Design alu_top, start of the top module:
module alu_top (
    input             clk,
    input      [15:0] a,
    input      [15:0] b,
    input      [2:0]  opcode,
    input      [1:0]  mode,
    output reg [31:0] result,
    output reg        eq
);
export LEC_CHECK = 0
export CAP_MARGIN = 20
export CELL_PAD_IN_SITES_DETAIL_PLACEMENT = 2
export CORE_MARGIN = 2
export CORE_UTILIZATION = 40
export SETUP_SLACK_MARGIN = 5.0
export SLEW_MARGIN = 20
export TNS_END_PERCENT = 45
create_clock -name core_clock -period 90.0 [get_ports {clk}]
run.sh (not shown) runs the stock make flow with config.mk's settings and CLKGATE_MAP_FILE=.
The first run died in clock tree synthesis (4_1_cts) (DPL-0033).
Rerun with:
CELL_PAD_IN_SITES_DETAIL_PLACEMENT = default   (was 2)
CORE_UTILIZATION = 69   (was 40)
SETUP_SLACK_MARGIN = default   (was 5.0)
TNS_END_PERCENT = default   (was 45)
clock period = 54.7 ns   (was 90.0 ns; I/O delays follow)
After rerunning:
- The changed run ended with an error in clock tree synthesis (4_1_cts)
- synthesized area does not change
- synthesized cell count is unchanged
- die size drops by 42%
Rerun with:
ABC_AREA = 1   (was default)
CORE_UTILIZATION = 71   (was 69)
clock period = 113.0 ns   (was 54.7 ns; I/O delays follow)
Effect: This time the run produced a clean layout. Synthesized area goes up by 5.7%. Die area goes up by 2.7%. Synthesized cell count goes up by 19%.

* * *

garnet:
The RTL this note starts from:
==> flow/design.v <==
module alu_top (
    input             clk,
    input      [15:0] a,
    input      [15:0] b,
    input      [2:0]  opcode,
    input      [1:0]  mode,
    output reg [31:0] result,
    output reg        eq
);
    reg [15:0] a_q;
    reg [15:0] b_q;
    reg [2:0]  opcode_q;
    reg [1:0]  mode_q;
    wire [31:0] alu_out;
    wire        alu_eq;
    ALU u_alu (.a(a_q), .b(b_q), .opcode(opcode_q), .mode(mode_q),
               .outALU(alu_out), .eq(alu_eq));
    always @(posedge clk) begin
        a_q      <= a;
        b_q      <= b;
        opcode_q <= opcode;
        mode_q   <= mode;
        result   <= alu_out;
        eq       <= alu_eq;
    end
endmodule

`timescale 1ns / 1ps
module logic_unit(a,b,opcode,outlu,eq);
input [15:0] a;
input [15:0] b;
input [2:0] opcode;
output [31:0] outlu;
output eq;
reg [31:0] outlu;
reg eq;
always@(a,b,opcode)
begin
	case(opcode)
	3'b000: outlu = {16'h0000, (a & b)};
	3'b001: outlu = {16'h0000, (a | b)};
	3'b010: outlu = {16'h0000, (a ^ b)};
	3'b011: outlu = {16'h0000, (~ a)};	
	default outlu = 32'h00000000;
	endcase
end
always@(a,b)
begin
	if( a == b) begin
	eq = 1;
	end
	else begin
	eq = 0;
	end
end
endmodule
`timescale 1ns / 1ps
module arith(a,b,opcode,outau);
input [15:0] a;
input [15:0] b;
input [2:0] opcode;
output [31:0] outau;
reg [31:0] outau;
always@(a,b,opcode)
begin
	case(opcode)
	3'b000: outau = {16'h0000, a + b};
	3'b001: outau = a * b;
	3'b010: if (a > b) begin
		outau = a - b;
		end
		else begin
		outau = b - a;
		end
	3'b011: if (a > b) begin
		outau = (b == 16'h0000) ? 32'hFFFFFFFF : a / b;
		end
		else begin
		outau = (a == 16'h0000) ? 32'hFFFFFFFF : b / a;
		end
	3'b100: outau = a + 1;
	3'b101: outau = a - 1;
	default outau = 32'h00000000;
	endcase
end
endmodule
`timescale 1ns / 1ps
module crypto(a,opcode,outcu);
input [15:0] a;
input [2:0] opcode;
output reg [31:0] outcu;
integer i;
always@(a,opcode)
begin
	outcu = 32'h00000000;
	case(opcode)
    3'b000: outcu = (a>>1) ^ a;
    3'b001: begin
        for (i=0; i<16; i=i+1) begin
        outcu[i] = ^(a>>i);  
    end
    end
	default outcu = 32'h00000000;
	endcase
end   
endmodule
`timescale 1ns / 1ps
module ALU( a, b, opcode, mode, outALU, eq);
input [15:0] a;
input [15:0] b;
input [2:0] opcode;
input [1:0] mode;
output [31:0] outALU;
output  eq;
reg [31:0] outALU;
reg eq;
wire [31:0] outau;
wire [31:0] outlu;
wire [31:0] outcu;
wire teq;
arith a1 (.a(a), .b(b), .opcode(opcode), .outau(outau));
logic_unit l1 (.a(a), .b(b), .opcode(opcode), .outlu(outlu), .eq(teq));
crypto d1 (.a(a),.opcode(opcode), .outcu(outcu));
always@(*)
begin
	if(mode == 2'b00) begin
	outALU = outlu;
	end
	else if (mode == 2'b01) begin
	outALU = outau;
	end
	else if (mode == 2'b10) begin
	outALU = outcu;
	end
	else begin
	outALU = 32'h00000000;
	end
	eq = teq;
end
endmodule
Settings: LEC_CHECK=0, ABC_AREA=1, CAP_MARGIN=15, CORE_MARGIN=2, CORE_UTILIZATION=66, CTS_CLUSTER_DIAMETER=44, SETUP_SLACK_MARGIN=0.66, SLEW_MARGIN=20, TNS_END_PERCENT=5; clock period 73.8 ns.
Status garnet: flow complete, layout not clean - setup timing
## Diff of input files: nickel against garnet
- CAP_MARGIN: 15 -> 20
- ABC_AREA: 1 -> unset
- CTS_CLUSTER_DIAMETER: 44 -> unset
- CORE_UTILIZATION: 66 -> 64
- SETUP_SLACK_MARGIN: 0.66 -> unset
- TNS_END_PERCENT: 5 -> unset
[summary]
simple AND/OR/NAND/NOR gates as the prevailing logic family in the synthesized netlist was reported by garnet, and adder cells by nickel. In the reports for garnet and nickel, the larger mean instance size in the synthesized netlist belongs to nickel. On chip area from the yosys synthesis statistics, the lower figure sits with nickel, not garnet. Flow for nickel halted at 5_1_grt, error code GRT-0116. Completing all stages was not enough for garnet: its layout failed the final checks because of setup timing. Against garnet, nickel reports a placed instance count that is lower. Summary of the comparison: routability congestion estimate from global placement is higher in nickel, relative to garnet. Summary of nickel over garnet: yosys stat cell total dropped about 16%, multiplexer fraction of the synthesized cell area climbed 4.3 points.
Inputs modified between nickel and maple:
- changing CORE_UTILIZATION from 64 to 40
- changing the clock period (ns, I/O delays scaled along) from 73.8 to 90.0
### Flow results
Looking only at initial standard-cell utilization of the core, and setting everything else aside, the lower value of maple and nickel goes to maple. Summary of maple over nickel: half-perimeter wire length of the detailed placement result moved down, die area rose by about 60%, die boundary height now larger, number of placement rows up 23. maple did not stop at any stage, and its layout met the timing, DRC and antenna checks.
